// LearningMachine
module LearningMachine(input clk,rst, start, input [6:0] x1Data,x2Data, input [1:0] tData, output[1:0] signYin, output[13:0] w1,w2,b,Yin,output ReadEn, Ready);
  wire [1:0]Select1, Sel1, Sel2;
  wire  flag, InitYin, InitW1, InitW2, InitB, InitFlag, InitAlpha, LdX1, LdX2, LdT, Select2, LdYin, LdFlag, LdAlphaT, LdW1, LdW2, LdB;
  Controller controller(clk, rst, start, compare, flag, InitYin, InitW1, InitW2, InitB, InitFlag, InitAlpha, LdX1, LdX2, LdT, Select2, LdYin, LdFlag, LdAlphaT, LdW1, LdW2, LdB, ReadEn, Ready, Select1, Sel1, Sel2);
  DataPath datapath(clk,rst, x1Data,x2Data, tData, InitYin, InitW1, InitW2, InitB, InitFlag, InitAlpha, LdX1, LdX2, LdT, Select2, LdYin, LdFlag, LdAlphaT, LdW1, LdW2, LdB, Select1, Sel1, Sel2, compare, flag, signYin, w1,w2,b,Yin);
endmodule
For scale: roughly 980 cells after synthesis, roughly 89 flip-flops.
clock: 9.61 ns
lec_check: 0
cap_margin: 10
core_aspect_ratio: 1.51
core_margin: 6
core_utilization: 55
cts_cluster_diameter: 201
cts_cluster_size: 94
gpl_timing_driven: 1
hold_slack_margin: 0.15
max_routing_layer: met4
min_routing_layer: met1
place_density: 0.75
slew_margin: 20
tns_end_percent: 5
run.sh (not shown) runs the stock make flow with config.mk's settings and CLKGATE_MAP_FILE=.
Change:
Settings changed: ABC_AREA set to 1, CORE_ASPECT_RATIO 1.51 to unset, CORE_MARGIN 6 to 2, CORE_UTILIZATION 55 to 69, CTS_CLUSTER_DIAMETER 201 to 52, CTS_CLUSTER_SIZE 94 to 72, HOLD_SLACK_MARGIN 0.15 to unset, PLACE_DENSITY 0.75 to unset, TNS_END_PERCENT 5 to unset.
Clock period 9.61 ns to 7.81 ns, I/O delays scaled along.
What happened:
- Now the flow reached the layout checks and failed them: setup timing
- flip-flop count is unchanged
- design area grows by 7.9%
- via count grows by 21%
Change:
Settings changed: ABC_AREA 1 to unset, CORE_UTILIZATION 69 to 72, CTS_CLUSTER_DIAMETER 52 to 51, CTS_CLUSTER_SIZE 72 to 32.
Result: The new run finished with setup timing left. Utilization goes up by 11 points. Worst setup slack loses 0.81 ns. Register-to-register slack is worse by 0.81 ns. Die size drops by a few percent. Clock skew went up by 0.0056 ns. Synthesized cell count came out lower by about a fifth. Fmax drops by roughly a tenth.
Change:
Settings changed: CTS_CLUSTER_DIAMETER 51 to 26, CTS_CLUSTER_SIZE 32 to 31, PLACE_DENSITY set to 0.91.
=> The new run never finished: it broke off in 5_1_grt, error GRT-0232. Synthesized area does not change. Synthesized cell count does not change. Die area is unchanged.
Change:
Settings changed: ABC_AREA set to 1, CTS_CLUSTER_SIZE 31 to 13, PLACE_DENSITY 0.91 to 0.77, SETUP_SLACK_MARGIN set to -0.37, SLEW_MARGIN 20 to 40.
Clock period 7.81 ns to 5.56 ns, I/O delays scaled along.
The changed run did not get past 4_1_cts with DPL-0038.
Die area goes up by about 2.3%.
Area after synthesis went up by about 2.4%.
Synthesized cell count came out higher by 22%.
Change:
Settings changed: CTS_CLUSTER_SIZE 13 to 34, PLACE_DENSITY 0.77 to 0.75, SETUP_SLACK_MARGIN -0.37 to unset, SLEW_MARGIN 40 to 20.
Clock period 5.56 ns to 7.81 ns, I/O delays scaled along.
The changed run ran to the end with violations: setup timing.
Synthesized cell count is unchanged.
Synthesized area is unchanged.
Die area does not change.


Setup of run A:
Starting RTL as in the previous note.
==> flow/config.mk <==
export PLATFORM = sky130hd
export DESIGN_NAME = LearningMachine
export DESIGN_NICKNAME = LearningMachine
export VERILOG_FILES = /design/flow/design.v
export SDC_FILE = /design/flow/constraint.sdc
export NUM_CORES = 4
export LEC_CHECK = 0
export CAP_MARGIN = 10
export CORE_ASPECT_RATIO = 1.51
export CORE_MARGIN = 6
export CORE_UTILIZATION = 55
export CTS_CLUSTER_DIAMETER = 201
export CTS_CLUSTER_SIZE = 94
export GPL_TIMING_DRIVEN = 1
export MAX_ROUTING_LAYER = met4
export MIN_ROUTING_LAYER = met1
export PLACE_DENSITY = 0.35
export SLEW_MARGIN = 20
export TNS_END_PERCENT = 5
==> flow/constraint.sdc <==
create_clock -name core_clock -period 9.61 [get_ports {clk}]
set_input_delay 1.9220 -clock core_clock [delete_from_list [all_inputs] [get_ports {clk}]]
set_output_delay 1.9220 -clock core_clock [all_outputs]
set_load 0.01 [all_outputs]
--- input diff run A..run B ---
- changing CTS_CLUSTER_DIAMETER from 201 to 26
- changing PLACE_DENSITY from 0.35 to 0.77
- removing CORE_ASPECT_RATIO (formerly 1.51)
- removing CTS_CLUSTER_SIZE (formerly 94)
- removing TNS_END_PERCENT (formerly 5)
- changing GPL_TIMING_DRIVEN from 1 to 0
Findings:
As far as post-DP HPWL is concerned, run A and run B perform about the same. Looking at die size, run B sits 0.33% below run A. Run B went all the way through synthesis, placement and routing and the layout is clean on timing, DRC and antenna. Run B vs. run A: clock buffer instance count of the final layout has remained practically unchanged; fraction of area in clock buffers and inverters has increased.
Input changes introduced in run C (baseline for comparison: run B):
- swapping 55 for 58 in CORE_UTILIZATION
- swapping 0 for 1 in GPL_TIMING_DRIVEN
- putting CTS_CLUSTER_SIZE at 71 where nothing was set
- swapping 6 for 2 in CORE_MARGIN
- swapping 9.61 for 6.54 in the clock period (ns, I/O delays scaled along)
[summary]
- Every stage of run C finished as expected; the final checks, on the other hand, flagged setup timing, which means the layout fails.
- In run C relative to run B, maximum frequency had gone up by more than 10%.
- Vertical die dimension ended up 11 um lower on run C than on run B.
- Looking at HPWL after detailed placement across both flows, run C is the weaker of the two, with run B ahead.
- The final worst-path cycle share number comes out higher for run C vs run B.
- Of run C and run B, it is run C that has the lower critical path depth.
Inputs modified between run C and run D:
- changing SLEW_MARGIN from 20 to 40
- changing CORE_UTILIZATION from 58 to 72
- changing CTS_CLUSTER_SIZE from 71 to 13
- setting SETUP_SLACK_MARGIN to 1.58 for the first time
- setting ABC_AREA to 1 for the first time
- changing PLACE_DENSITY from 0.77 to 0.35
- changing the clock period (ns, I/O delays scaled along) from 6.54 to 5.56
--- outcome ---
Status(run D) = ERROR, stage = clock tree synthesis (4_1_cts). Re routability-driven placement congestion ratio: run C and run D aren't equal, and the lower value belongs to run C. NOTE die outline area run C->run D decreased by more than 10%. Half-perimeter wire length after placement (lower): run C. Diff run C -> run D | area fraction in xor and xnor cells | decrease of 3.4 points.
### run D -> run E
- changing CTS_CLUSTER_DIAMETER from 26 to 356
- changing SETUP_SLACK_MARGIN from 1.58 to 0.9
- changing PLACE_DENSITY from 0.35 to 0.36
- changing SLEW_MARGIN from 40 to 20
- changing CTS_CLUSTER_SIZE from 13 to 34
- changing the clock period (ns, I/O delays scaled along) from 5.56 to 7.81
- For run E, the flow was terminated by a tool error in global routing (5_1_grt) and produced no final design.
- From run E to run D, arithmetic-cell share of the synthesized area counting full adders, half adders and majority gates did not move at all.
- Die area: run E vs run D identical
- Detailed-placement wirelength estimate for run E: about 24% down relative to run D
- The area of the synthesized netlist per yosys stat was comparable across run E and run D.
### run E -> run F
- removing PLACE_DENSITY (formerly 0.36)
- removing GPL_TIMING_DRIVEN (formerly 1)
- changing CAP_MARGIN from 10 to 0
- changing CORE_UTILIZATION from 72 to 40
- removing MIN_ROUTING_LAYER (formerly met1)
- removing SETUP_SLACK_MARGIN (formerly 0.9)
- removing ABC_AREA (formerly 1)
- removing CTS_CLUSTER_SIZE (formerly 34)
- removing CTS_CLUSTER_DIAMETER (formerly 356)
- changing the clock period (ns, I/O delays scaled along) from 7.81 to 12.0
==> comparison <==
Run F | status: complete | timing, DRC, antenna: pass. Run F vs run E — chip height climbed by more than a quarter. Post-place instance area was lower in run F than in run E. For the proportion of synthesized chip area in sequential cells, run F came in 0.58 points higher than run E did. On run F: net count after synthesis is 215 lower than what run E gave.


## v28
Starting RTL as in the previous note.
clock: 12.0 ns
lec_check: 0
cap_margin: 20
core_margin: 9
core_utilization: 40
cts_cluster_diameter: 371
cts_cluster_size: 99
hold_slack_margin: 0.26
slew_margin: 20
tns_end_percent: 5
Here is what was changed in the inputs of v37 compared with v28.
Settings: setting MIN_ROUTING_LAYER to met2 for the first time; changing CORE_MARGIN from 9 to 2; removing HOLD_SLACK_MARGIN (formerly 0.26); removing CTS_CLUSTER_DIAMETER (formerly 371); removing CTS_CLUSTER_SIZE (formerly 99); removing TNS_END_PERCENT (formerly 5); setting GPL_ROUTABILITY_DRIVEN to 0 for the first time.
Findings:
What the final checks of v37 revealed, after a flow that finished every stage, was a layout that fails on DRC. Of v37 and v28, v28 shows the lower clock period minus worst slack, with v37 above it. Looking at average wire per cell in the routed design, v37 sits 1.8% above v28. Delta (v37 minus v28): total length of routed wires saw an increase, cell count saw little to no change, first-pass GRT wire length saw a decrease, post-route standard cell area excluding fillers saw little to no change. Sort v37 and v28 by met3 track demand over resource, descending, and v37 comes first.
Edits applied to the flow inputs when going from v37 to v45:
Settings: swapping 2 for 9 in CORE_MARGIN; putting CELL_PAD_IN_SITES_GLOBAL_PLACEMENT at 3 where nothing was set; swapping 40 for 18 in CORE_UTILIZATION; putting CORE_ASPECT_RATIO at 0.67 where nothing was set; swapping 0 for 1 in GPL_ROUTABILITY_DRIVEN; swapping met2 for met1 in MIN_ROUTING_LAYER; swapping 20 for 10 in SLEW_MARGIN; putting TNS_END_PERCENT at 80 where nothing was set; putting MAX_ROUTING_LAYER at met4 where nothing was set.
Results
- Per the final summary, v45 finished and its layout is clean on timing, DRC and antenna.
- v45 against v37: via count shows a reduction of 2965; smallest hold slack shows a reduction of 0.0031 ns; non-clock buffer count shows an increase of about 10%.
- A source of the critical timing path of controller.ps[1]$_DFF_PP0_ is what v45 shows, while controller.ps[3]$_DFF_PP0_ belongs to v37.
- Looking at wire length, v45 sits 6600 um above v37.
- | slack of the critical path | v45 vs v37 | 0.11 ns lower |
- v45: number of search-and-repair iterations in the first detailed-routing pass 46 below v37
- v37 ended up with met5 as its highest metal layer with signal wires; v45 ended up with met4.
Setup changes, v45 to v35
Settings: CTS_CLUSTER_DIAMETER: unset -> 371; MIN_ROUTING_LAYER: met1 -> unset; TNS_END_PERCENT: 80 -> 20; CELL_PAD_IN_SITES_GLOBAL_PLACEMENT: 3 -> unset; CTS_CLUSTER_SIZE: unset -> 99; SETUP_SLACK_MARGIN: unset -> -1.14; GPL_ROUTABILITY_DRIVEN: 1 -> unset; CORE_ASPECT_RATIO: 0.67 -> 0.5; MAX_ROUTING_LAYER: met4 -> unset; CORE_UTILIZATION: 18 -> 67; SLEW_MARGIN: 10 -> 20.
### Flow results
Looking at global-route wire length before repair across v35 and v45, the one that comes out higher is v45.
Cmp v35 and v45 / core utilization / lower: v45
Minimum clock period after layout: v35 vs v45 down 0.26 ns
v35: wire length lower than v45
The higher number of global-route vias before repair came out of v35.
Design area: v35 better than v45
Between v45 and v35, the total standard cell area after synthesis figures differ only marginally.
## Diff of input files: v51 against v35
Settings: CORE_ASPECT_RATIO: 0.5 -> unset; SETUP_SLACK_MARGIN: -1.14 -> unset; CORE_UTILIZATION: 67 -> 8; CORE_MARGIN: 9 -> 2; TNS_END_PERCENT: 20 -> unset; CTS_CLUSTER_DIAMETER: 371 -> unset; CTS_CLUSTER_SIZE: 99 -> unset; the clock period (ns, I/O delays scaled along): 12.0 -> 13.7.
Notes after the runs:
- Diff v51..v35 | final count of hold timing violations | unchanged
- v51 — share of cell area taken by flip-flops and latches 3.2 points lower, v35 as reference
- v51 ended up with a higher tap cell count than v35 did.
- v51 vs v35: global-route track usage on met1 down
- Changes observed in v51 relative to v35: initial core utilization moved down; logic depth of the worst path, buffers included up 2; core utilization has decreased; clock latency on the worst-skew pair rose 0.02 ns.


LearningMachine again, from the RTL that the note above started with.
// LearningMachine
module LearningMachine(input clk,rst, start, input [6:0] x1Data,x2Data, input [1:0] tData, output[1:0] signYin, output[13:0] w1,w2,b,Yin,output ReadEn, Ready);
clock: 7.0 ns
lec_check: 0
cap_margin: 30
core_margin: 2
core_utilization: 70
cts_cluster_diameter: 31
slew_margin: 20
The first run never finished: it broke off in global routing on GRT-0116.
Edit:
- ABC_AREA: not set -> 1
- CAP_MARGIN: 30 -> 20
- CORE_UTILIZATION: 70 -> 65
- CTS_CLUSTER_DIAMETER: 31 -> not set
- TNS_END_PERCENT: not set -> 15
- clock period: 7.0 -> 7.63 ns (I/O delays scaled with it)
Effect:
- The new run completed and failed the layout checks on negative setup slack
- area after synthesis rises by 2.4%
- die area rises by 9.9%
- synthesized cell count rises by about 22%
Edit:
- CORE_UTILIZATION: 65 -> 64
- CTS_CLUSTER_SIZE: not set -> 100
- TNS_END_PERCENT: 15 -> not set
- clock period: 7.63 -> 5.31 ns (I/O delays scaled with it)
What happened: The changed run ended with an error in global routing; die size went up slightly; synthesized area does not change; synthesized cell count stays the same.
Edit:
- ABC_AREA: 1 -> not set
- CORE_UTILIZATION: 64 -> 66
- CTS_CLUSTER_SIZE: 100 -> not set
- clock period: 5.31 -> 7.05 ns (I/O delays scaled with it)
The changed run finished but failed the layout checks on negative setup slack. Area after synthesis came out lower by 2.3%. Die size came out lower by 5.1%. Synthesized cell count came out lower by 18%.
Edit:
- CORE_UTILIZATION: 66 -> 40
- clock period: 7.05 -> 9.33 ns (I/O delays scaled with it)
With this change the flow went through all stages and came out clean; setup slack gets better by 1700 ps; cell count went down by a few percent; clock skew went down by 3.1 ps; sequential share of layout area went up by 3.6 points; final area went down by about a fifth; clock-buffer cell count stays the same; via count went down by a quarter to a third; die area went up by well over a third; synthesized area stays the same; non-clock buffer count went down by 173.
Edit:
- clock period: 9.33 -> 12.0 ns (I/O delays scaled with it)
- critical path depth is lower by 1
- hold slack is better by 5.6 ps
- non-clock buffer count goes down by 8
- global-route usage increases by 0.10 points
- area after synthesis does not change
- utilization fell by 0.22 points
- cell count goes down by 0.60%


Setup of sierra:
LearningMachine again, from the RTL that the note above started with.
export LEC_CHECK = 0
export CAP_MARGIN = 20
export CELL_PAD_IN_SITES_GLOBAL_PLACEMENT = 1
export CORE_ASPECT_RATIO = 0.67
export CORE_MARGIN = 9
export CORE_UTILIZATION = 21
export GPL_ROUTABILITY_DRIVEN = 1
export MAX_ROUTING_LAYER = met4
export MIN_ROUTING_LAYER = met1
export SLEW_MARGIN = 10
export TNS_END_PERCENT = 80
create_clock -name core_clock -period 12.0 [get_ports {clk}]
sierra: all stages complete, timing, DRC and antenna checks passed
[inputs] quartz vs sierra
Settings: swapping 21 for 40 in CORE_UTILIZATION; swapping 10 for 5 in SLEW_MARGIN; clearing CELL_PAD_IN_SITES_GLOBAL_PLACEMENT, which used to be 1; clearing TNS_END_PERCENT, which used to be 80; clearing MAX_ROUTING_LAYER, which used to be met4; swapping met1 for met2 in MIN_ROUTING_LAYER.
## What came out
Summary: final instance area, quartz better than sierra. Compared quartz vs sierra, and post-placement worst setup slack is up in quartz. Compared to sierra, quartz has cell depth of the worst setup path about 3% higher. When quartz is measured against sierra, its final critical path time including I/O delays and setup turns out 0.30 ns higher. quartz ends up with higher total length of routed met2 wires than sierra does.
Here is what was changed in the inputs of cedar compared with quartz.
Settings: a change of CORE_MARGIN from 9 to 2; a change of SLEW_MARGIN from 5 to 20; a deleted CORE_ASPECT_RATIO that had been 0.67; a deleted GPL_ROUTABILITY_DRIVEN that had been 1; a deleted MIN_ROUTING_LAYER that had been met2; a change of the clock period (ns, I/O delays scaled along) from 12.0 to 5.92.
## What came out
Setup slack in cedar is smaller than in quartz. For die area, dividing the value from quartz by the value from cedar gives 1.20. met4 as the highest metal layer with signal wires was reported by cedar, and met5 by quartz. cedar vs. quartz: wire length now larger, register-to-register path setup slack now smaller, cell count now larger, total global routing track utilization now smaller. Sort cedar and quartz by hold slack asc -> top: cedar. Re initial core utilization: cedar is 0.17 points down on quartz. Although it ran to completion, cedar produced a layout that fails the final checks because of negative setup slack. Every stage of the flow completed for quartz, and the final layout passed the timing, DRC and antenna checks. Logic depth of the worst setup path including buffers, cedar and quartz: higher on quartz.
The inputs of yarrow differ from those of cedar as listed below.
Settings: putting CTS_CLUSTER_DIAMETER at 371 where nothing was set; swapping 2 for 9 in CORE_MARGIN; putting SETUP_SLACK_MARGIN at -1.14 where nothing was set; putting CTS_CLUSTER_SIZE at 99 where nothing was set; swapping 5.92 for 12.0 in the clock period (ns, I/O delays scaled along).
[summary]
Although cedar finished all stages, its layout failed final checks on negative setup slack.
The final layout from yarrow, which completed every stage, passed the timing, DRC and antenna checks at the end of the flow.
yarrow ended up with a lower buffer share of cell area than cedar did.
yarrow gives less routed wire length than cedar did.
Looking at count of clock-net buffers in the final layout, yarrow sits 2 below cedar.
For die span in y, dividing the value from cedar by the value from yarrow gives 0.916.
### yarrow -> indigo
Settings: CORE_UTILIZATION: 40 -> 60; TNS_END_PERCENT: unset -> 5; CORE_ASPECT_RATIO: unset -> 1.97.
Notes after the runs:
Final instance area down 120 µm² in indigo wrt yarrow. Re last weighted congestion value of the routability-driven placer: yarrow was lower than indigo. indigo completed; timing, DRC and antenna clean. indigo — detailed route wirelength on metal3 250 µm lower, yarrow as reference. indigo does worse than yarrow on reg2reg setup slack. In indigo, the stage delay of the slowest cell on the critical path came out 0.16 ns above the value in yarrow. Changes observed in indigo relative to yarrow: fraction of area in clock buffers and inverters fell by 0.15 points; wire length of the first global-routing pass now sits higher.
